Design pipeline, start of the top module:
module pipeline(
input clk,
input rst_n,
input signed [8:0] x_in,
input signed [8:0] y_in,
input signed [31:0] phase_in,
input in_valid,
output signed [8:0] x_out,
output signed [8:0] y_out,
output signed [31:0] phase_out,
output out_valid
);
Size: about 12000 cells after synthesis, roughly 1600 flip-flops, roughly 100 I/O pins, roughly 0.11 sq mm of cells after synthesis.
clock: 3.14 ns
lec_check: 0
cap_margin: 40
core_aspect_ratio: 0.98
core_margin: 7
core_utilization: 51
cts_cluster_size: 28
gpl_routability_driven: 0
place_density_lb_addon: 0.1
setup_slack_margin: 0.48
slew_margin: 20
run.sh (not shown) runs the stock make flow with config.mk's settings and CLKGATE_MAP_FILE=.
The baseline ran to the end with violations: setup timing.
==> next run, changes <==
Settings changed: CAP_MARGIN 40 to 15, CORE_ASPECT_RATIO 0.98 to unset, CORE_MARGIN 7 to 2, CORE_UTILIZATION 51 to 72, CTS_CLUSTER_DIAMETER set to 77, CTS_CLUSTER_SIZE 28 to unset, GPL_ROUTABILITY_DRIVEN 0 to unset, HOLD_SLACK_MARGIN set to -0.06, PLACE_DENSITY_LB_ADDON 0.1 to unset, SETUP_SLACK_MARGIN 0.48 to -0.22, SLEW_MARGIN 20 to 30.
Clock period 3.14 ns to 2.94 ns, I/O delays scaled along.
What happened: The changed run reached the layout checks and failed them: setup timing; area after synthesis stays the same; fmax decreases by 1.1%; register-to-register slack degrades by 0.24 ns; global-route usage came out higher by 15 points; clock-buffer cell count falls by 31; setup slack is worse by 0.24 ns; critical path depth is lower by 2; wire length rose by 15%.
==> next run, changes <==
Settings changed: CAP_MARGIN 15 to 20, CORE_MARGIN 2 to 6, CORE_UTILIZATION 72 to 23, CTS_CLUSTER_DIAMETER 77 to unset, HOLD_SLACK_MARGIN -0.06 to unset, SETUP_SLACK_MARGIN -0.22 to unset, SLEW_MARGIN 30 to 25.
Clock period 2.94 ns to 4.63 ns, I/O delays scaled along.
The new run finished clean.
Cell area shrinks by a few percent.
Cell count rose by about a fifth.
==> next run, changes <==
Settings changed: CAP_MARGIN 20 to 5, CORE_ASPECT_RATIO set to 0.98, CORE_MARGIN 6 to 2, CORE_UTILIZATION 23 to 72, CTS_CLUSTER_DIAMETER set to 106, CTS_CLUSTER_SIZE set to 28, GPL_ROUTABILITY_DRIVEN set to 0, SETUP_SLACK_MARGIN set to -0.28, SLEW_MARGIN 25 to 40, TNS_END_PERCENT set to 10.
Clock period 4.63 ns to 2.81 ns, I/O delays scaled along.
- With this change the flow completed and failed the layout checks on setup timing
- global-route usage increases by 25 points
- die area decreases by 69%
- routed wire length increases by 14%
- sequential share of layout area falls by 1.3 points
- non-clock buffer count increases by 1747
- worst hold slack loses 0.064 ns

* * *

pipeline again, from the RTL that the note above started with.
Settings: LEC_CHECK=0, CAP_MARGIN=15, CORE_MARGIN=2, CORE_UTILIZATION=72, CTS_CLUSTER_DIAMETER=356, SETUP_SLACK_MARGIN=0.72, SLEW_MARGIN=30; clock period 2.94 ns.
The starting point ended with an error in 5_1_grt (GRT-0232).
==> next run, changes <==
Settings changed: CAP_MARGIN 15 to 10, CTS_CLUSTER_DIAMETER 356 to unset, CTS_CLUSTER_SIZE set to 15, HOLD_SLACK_MARGIN set to 0.29, SETUP_SLACK_MARGIN 0.72 to 0.47, SLEW_MARGIN 30 to 20.
Clock period 2.94 ns to 3.28 ns, I/O delays scaled along.
The new run reached the layout checks and failed them: negative setup slack; synthesized cell count does not change; area after synthesis does not change; die area stays the same.
==> next run, changes <==
Settings changed: ABC_AREA set to 1, CAP_MARGIN 10 to 20, CORE_ASPECT_RATIO set to 0.89, CORE_MARGIN 2 to 6, CORE_UTILIZATION 72 to 23, CTS_CLUSTER_SIZE 15 to 39, HOLD_SLACK_MARGIN 0.29 to unset, MIN_ROUTING_LAYER set to met1, PLACE_DENSITY set to 0.41, SETUP_SLACK_MARGIN 0.47 to unset, SLEW_MARGIN 20 to 25, TNS_END_PERCENT set to 40.
Clock period 3.28 ns to 5.17 ns, I/O delays scaled along.
After rerunning: The new run passed the timing, DRC and antenna checks; final area went up by about a fifth; global-route usage falls by 20 points; first-iteration DRC count rose by roughly a tenth; critical path depth drops by 2.

* * *

pipeline again, from the RTL that the note above started with.
Settings: LEC_CHECK=0, CAP_MARGIN=20, CORE_MARGIN=2, CORE_UTILIZATION=66, CTS_CLUSTER_DIAMETER=27, SETUP_SLACK_MARGIN=1.55, SLEW_MARGIN=20; clock period 8.01 ns.
Rerun with:
CAP_MARGIN = 5   (was 20)
CORE_UTILIZATION = 72   (was 66)
CTS_CLUSTER_DIAMETER = 70   (was 27)
CTS_CLUSTER_SIZE = 33   (was unset)
SETUP_SLACK_MARGIN = -0.27   (was 1.55)
SLEW_MARGIN = 40   (was 20)
clock period = 2.83 ns   (was 8.01 ns; I/O delays follow)
This time the run completed, yet does not pass: setup timing. Die area went down by 8.3%. Non-clock buffer count went up by 1751. Final cell count went up by 7.5%. Utilization went up by 13 points. Worst hold slack gets worse by 0.092 ns. Wire length went up by 29%. Final area went up by 7.7%. Via count went up by 17%.
Rerun with:
CAP_MARGIN = 20   (was 5)
CORE_UTILIZATION = 59   (was 72)
CTS_CLUSTER_DIAMETER = unset   (was 70)
CTS_CLUSTER_SIZE = unset   (was 33)
SETUP_SLACK_MARGIN = 1.9   (was -0.27)
SLEW_MARGIN = 20   (was 40)
clock period = 8.01 ns   (was 2.83 ns; I/O delays follow)
With this change the flow ran to the end with no violations.
Cell count fell by 7.4%.
Wire length fell by 23%.
Flip-flop count is unchanged.
Setup slack improved by 3.6 ns.
Die size came out higher by 22%.
Non-clock buffer count went down by 1744.
Hold slack gets better by 0.11 ns.
Register-to-register slack gets better by 3.6 ns.
Clock-buffer cell count goes up by 138.

* * *

Starting RTL as in the previous note.
Settings: LEC_CHECK=0, CAP_MARGIN=5, CORE_ASPECT_RATIO=0.98, CORE_MARGIN=2, CORE_UTILIZATION=72, CTS_CLUSTER_DIAMETER=106, CTS_CLUSTER_SIZE=28, GPL_ROUTABILITY_DRIVEN=0, SETUP_SLACK_MARGIN=-0.28, SLEW_MARGIN=40; clock period 2.88 ns.
The first run reached the layout checks and failed them: negative setup slack.
Rerun with:
==> flow/config.mk (replaced) <==
export PLATFORM = sky130hd
export DESIGN_NAME = pipeline
export DESIGN_NICKNAME = pipeline
export VERILOG_FILES = /design/flow/design.v
export SDC_FILE = /design/flow/constraint.sdc
export NUM_CORES = 4
export LEC_CHECK = 0
export ABC_AREA = 1
export CAP_MARGIN = 20
export CORE_ASPECT_RATIO = 0.89
export CORE_MARGIN = 6
export CORE_UTILIZATION = 23
export CTS_CLUSTER_SIZE = 59
export SLEW_MARGIN = 25
==> flow/constraint.sdc (replaced) <==
create_clock -name core_clock -period 4.63 [get_ports {clk}]
set_input_delay 0.9260 -clock core_clock [delete_from_list [all_inputs] [get_ports {clk}]]
set_output_delay 0.9260 -clock core_clock [all_outputs]
set_load 0.01 [all_outputs]
What happened:
- With this change the flow went through all stages and came out clean
- synthesized cell count grows by well over a third
- setup slack improved by 1.5 ns
- via count rises by well over a third
- synthesized area went up by about a fifth
- sequential share of layout area went down by 3.3 points
- fmax shrinks by a little under a tenth
- cell area climbs by about a fifth
- die area is higher to 3.8 times its value
- cell count rose by well over a third
- count of clock-buffer cells in the layout rose by 153
Rerun with:
--- a/flow/config.mk
+++ b/flow/config.mk
@@ -9,6 +9,7 @@
 export CAP_MARGIN = 20
-export CORE_ASPECT_RATIO = 0.89
-export CORE_MARGIN = 6
-export CORE_UTILIZATION = 23
-export CTS_CLUSTER_SIZE = 59
-export SLEW_MARGIN = 25
+export CORE_MARGIN = 2
+export CORE_UTILIZATION = 40
+export CTS_CLUSTER_DIAMETER = 188
+export GPL_TIMING_DRIVEN = 0
+export PLACE_DENSITY_LB_ADDON = 0.14
+export SLEW_MARGIN = 20
==> flow/constraint.sdc (replaced) <==
create_clock -name core_clock -period 10.0 [get_ports {clk}]
set_input_delay 2.0000 -clock core_clock [delete_from_list [all_inputs] [get_ports {clk}]]
set_output_delay 2.0000 -clock core_clock [all_outputs]
set_load 0.01 [all_outputs]
Outcome: Via count rises by a few percent; hold slack stays flat; design area falls slightly.
Rerun with:
==> flow/config.mk (replaced) <==
export PLATFORM = sky130hd
export DESIGN_NAME = pipeline
export DESIGN_NICKNAME = pipeline
export VERILOG_FILES = /design/flow/design.v
export SDC_FILE = /design/flow/constraint.sdc
export NUM_CORES = 4
export LEC_CHECK = 0
export CAP_MARGIN = 20
export CORE_MARGIN = 2
export CORE_UTILIZATION = 72
export SETUP_SLACK_MARGIN = 0.47
export SLEW_MARGIN = 20
==> flow/constraint.sdc (replaced) <==
create_clock -name core_clock -period 4.08 [get_ports {clk}]
set_input_delay 0.8160 -clock core_clock [delete_from_list [all_inputs] [get_ports {clk}]]
set_output_delay 0.8160 -clock core_clock [all_outputs]
set_load 0.01 [all_outputs]
After rerunning: Cell count came out lower by about 47%. Clock skew fell by 0.048 ns. Die size decreases by 54%. First-iteration DRC count went down by 44%. Worst setup slack gets worse by 4.6 ns. Hold slack degrades by 0.0044 ns. Final area decreases by about 18%.
Rerun with:
--- a/flow/config.mk
+++ b/flow/config.mk
@@ -7,6 +7,11 @@
 export LEC_CHECK = 0
-export CAP_MARGIN = 20
+export CAP_MARGIN = 5
+export CORE_ASPECT_RATIO = 0.98
 export CORE_MARGIN = 2
 export CORE_UTILIZATION = 72
-export SETUP_SLACK_MARGIN = 0.47
-export SLEW_MARGIN = 20
+export CTS_CLUSTER_DIAMETER = 106
+export CTS_CLUSTER_SIZE = 28
+export GPL_ROUTABILITY_DRIVEN = 0
+export SETUP_SLACK_MARGIN = -0.28
+export SLEW_MARGIN = 40
+export TNS_END_PERCENT = 5
==> flow/constraint.sdc (replaced) <==
create_clock -name core_clock -period 2.88 [get_ports {clk}]
set_input_delay 0.5760 -clock core_clock [delete_from_list [all_inputs] [get_ports {clk}]]
set_output_delay 0.5760 -clock core_clock [all_outputs]
set_load 0.01 [all_outputs]
Result: With this change the flow finished but failed the layout checks on negative setup slack. Final area is higher by 6.8%. Synthesized cell count does not change. Maximum frequency is higher by about 7%. Die area is about the same.
